==> trial 32 <==
// fpu16_top
module fpu16_top(
    input         aclk,
    input  [15:0] a,
    input  [15:0] b,
    input         a_valid,
    input         b_valid,
    output [15:0] add_result,
    output        add_valid,
    output [15:0] sub_result,
    output        sub_valid,
    output [15:0] mul_result,
    output        mul_valid,
    output [7:0]  cmp_result,
    output        cmp_valid
    );
Settings: LEC_CHECK=0, CAP_MARGIN=40, CORE_MARGIN=2, CORE_UTILIZATION=19, GPL_ROUTABILITY_DRIVEN=0, MAX_ROUTING_LAYER=met5, SLEW_MARGIN=20; clock period 8.12 ns.
run.sh (not shown) runs the stock make flow with config.mk's settings and CLKGATE_MAP_FILE=.
==> inputs of trial 35, as changes to trial 32 <==
- CAP_MARGIN: 40 -> 20
- CORE_UTILIZATION: 19 -> 70
- CTS_CLUSTER_SIZE: unset -> 45
- GPL_ROUTABILITY_DRIVEN: 0 -> unset
- MAX_ROUTING_LAYER: met5 -> unset
- PLACE_DENSITY: unset -> 0.65
- SETUP_SLACK_MARGIN: unset -> -0.48
==> flow/constraint.sdc (replaced) <==
create_clock -name core_clock -period 4.88 [get_ports {aclk}]
set_input_delay 0.9760 -clock core_clock [delete_from_list [all_inputs] [get_ports {aclk}]]
set_output_delay 0.9760 -clock core_clock [all_outputs]
set_load 0.01 [all_outputs]
==> summary of the runs <==
In synthesized cell count, trial 32 and trial 35 do not differ.
In trial 35 the die area is lower than in trial 32, by about 70%.
Trial 35 did not get past global routing (5_1_grt). Trial 32 produced a clean layout.
Synthesized area is the same in trial 35 and trial 32.

========
==> run M <==
fpu16_top again, from the RTL that the note above started with.
clock: 4.57 ns
lec_check: 0
abc_area: 0
cap_margin: 20
core_margin: 2
core_utilization: 61
place_density: 0.64
setup_slack_margin: 1.23
slew_margin: 20
==> inputs of run K, as changes to run M <==
==> flow/config.mk (replaced) <==
export PLATFORM = sky130hd
export DESIGN_NAME = fpu16_top
export DESIGN_NICKNAME = fpu16_top
export VERILOG_FILES = /design/flow/design.v
export SDC_FILE = /design/flow/constraint.sdc
export NUM_CORES = 4
export LEC_CHECK = 0
export CAP_MARGIN = 20
export CORE_MARGIN = 2
export CORE_UTILIZATION = 70
export SETUP_SLACK_MARGIN = -0.48
export SLEW_MARGIN = 20
==> flow/constraint.sdc (replaced) <==
create_clock -name core_clock -period 7.04 [get_ports {aclk}]
set_input_delay 1.4080 -clock core_clock [delete_from_list [all_inputs] [get_ports {aclk}]]
set_output_delay 1.4080 -clock core_clock [all_outputs]
set_load 0.01 [all_outputs]
==> inputs of run C, as changes to run M <==
==> flow/config.mk (replaced) <==
export PLATFORM = sky130hd
export DESIGN_NAME = fpu16_top
export DESIGN_NICKNAME = fpu16_top
export VERILOG_FILES = /design/flow/design.v
export SDC_FILE = /design/flow/constraint.sdc
export NUM_CORES = 4
export LEC_CHECK = 0
export CAP_MARGIN = 20
export CORE_MARGIN = 2
export CORE_UTILIZATION = 72
export CTS_CLUSTER_SIZE = 46
export PLACE_DENSITY = 0.7
export SLEW_MARGIN = 20
==> flow/constraint.sdc (replaced) <==
create_clock -name core_clock -period 7.55 [get_ports {aclk}]
set_input_delay 1.5100 -clock core_clock [delete_from_list [all_inputs] [get_ports {aclk}]]
set_output_delay 1.5100 -clock core_clock [all_outputs]
set_load 0.01 [all_outputs]
==> results.json <==
{
  "outcome": "aborted with a tool error",
  "haltStage": "5_1_grt",
  "error_line": "[ERROR GRT-0232] Routing congestion too high. Check the congestion heatmap in the GUI.",
  "place_hpwl_um": 66100,
  "gr-usage-met2_pct": 92.1,
  "cts_max_level": 3,
  "cts_setup_buffers": 106,
  "die_h_um": 212,
  "dp_cells": 4211
}
# the run above: run C

==> results.json <==
{
  "place_hpwl_um": 67600,
  "outcome": "failed layout checks",
  "gr-usage-met2_pct": 72.8,
  "grt_setup_unrepaired": "yes",
  "use_met3_pct": 11.4,
  "synthDistinctLibCells": 97,
  "dp_cells": 4227,
  "routed-wl-met2_um": 50800,
  "comb_cell_power_mw": 9.86,
  "die_h_um": 215,
  "cts_setup_buffers": 22,
  "grt_usage_pct": 44.6,
  "grt_max_degree": 55,
  "cts_root_buffer": "clkbuf_16",
  "setup_viol": 19,
  "timing.final.ws_setup_ns": -0.892,
  "syn_area_per_cell_um2": 9.54,
  "so.violations": "setup timing"
}
# the run above: run K

==> results.json <==
{
  "outcome": "failed layout checks",
  "so.violations": "setup timing",
  "setup_viol": 49,
  "slowest_stage": "fa_1",
  "place_hpwl_um": 65900,
  "timing.final.ws_setup_ns": -2.82,
  "gr-usage-met2_pct": 57.8,
  "dp_cells": 4340,
  "hold_depth": 0,
  "cts_setup_buffers": 80,
  "cts_max_level": 3
}
# the run above: run M


========
==> run a: inputs <==
fpu16_top again, from the RTL that the note above started with.
// fpu16_top
module fpu16_top(
    input         aclk,
    input  [15:0] a,
    input  [15:0] b,
    input         a_valid,
    input         b_valid,
    output [15:0] add_result,
    output        add_valid,
    output [15:0] sub_result,
    output        sub_valid,
    output [15:0] mul_result,
    output        mul_valid,
    output [7:0]  cmp_result,
    output        cmp_valid
    );
clock: 4.88 ns
lec_check: 0
cap_margin: 20
core_margin: 2
core_utilization: 72
place_density: 0.38
slew_margin: 20
==> run b (differences from run a) <==
CORE_UTILIZATION = 31   (was 72)
PLACE_DENSITY = default   (was 0.38)
==> flow/constraint.sdc (replaced) <==
create_clock -name core_clock -period 7.96 [get_ports {aclk}]
set_input_delay 1.5920 -clock core_clock [delete_from_list [all_inputs] [get_ports {aclk}]]
set_output_delay 1.5920 -clock core_clock [all_outputs]
set_load 0.01 [all_outputs]
==> comparison table <==
	run a	run b
Cell count after placement	4253	4933
Initial standard-cell utilization of the core	72.6%	31.2%
Height of the die	212 µm	321 µm
Total placed instance area	36300 µm²	36700 µm²
Number of clock buffers inserted by TritonCTS	66	67
Chip area	45000 µm²	103000 µm²
Largest area contributor in the synthesized netlist	sky130_fd_sc_hd__dfxtp_1	sky130_fd_sc_hd__dfxtp_1
Setup WS pre-CTS	-3.49 ns	-1.11 ns
XOR/XNOR Fraction of Synth Area	3.36%	3.36%
Flip-flop and latch count after synthesis	703	703
Global placer's final weighted congestion	1.08	0.923
Chip width	212 µm	321 µm
Half-perimeter wire length of the detailed placement result	68500 µm	64600 µm
Core footprint	43000 µm²	100000 µm²
Outcome	did not finish	finished clean
Last stage reached	global routing	-
Site row count	76	116
Most frequent cell after synthesis	sky130_fd_sc_hd__dfxtp_1	sky130_fd_sc_hd__dfxtp_1
Setup Buffers After CTS	87	12
Quantity of gates resized following cts	268	38
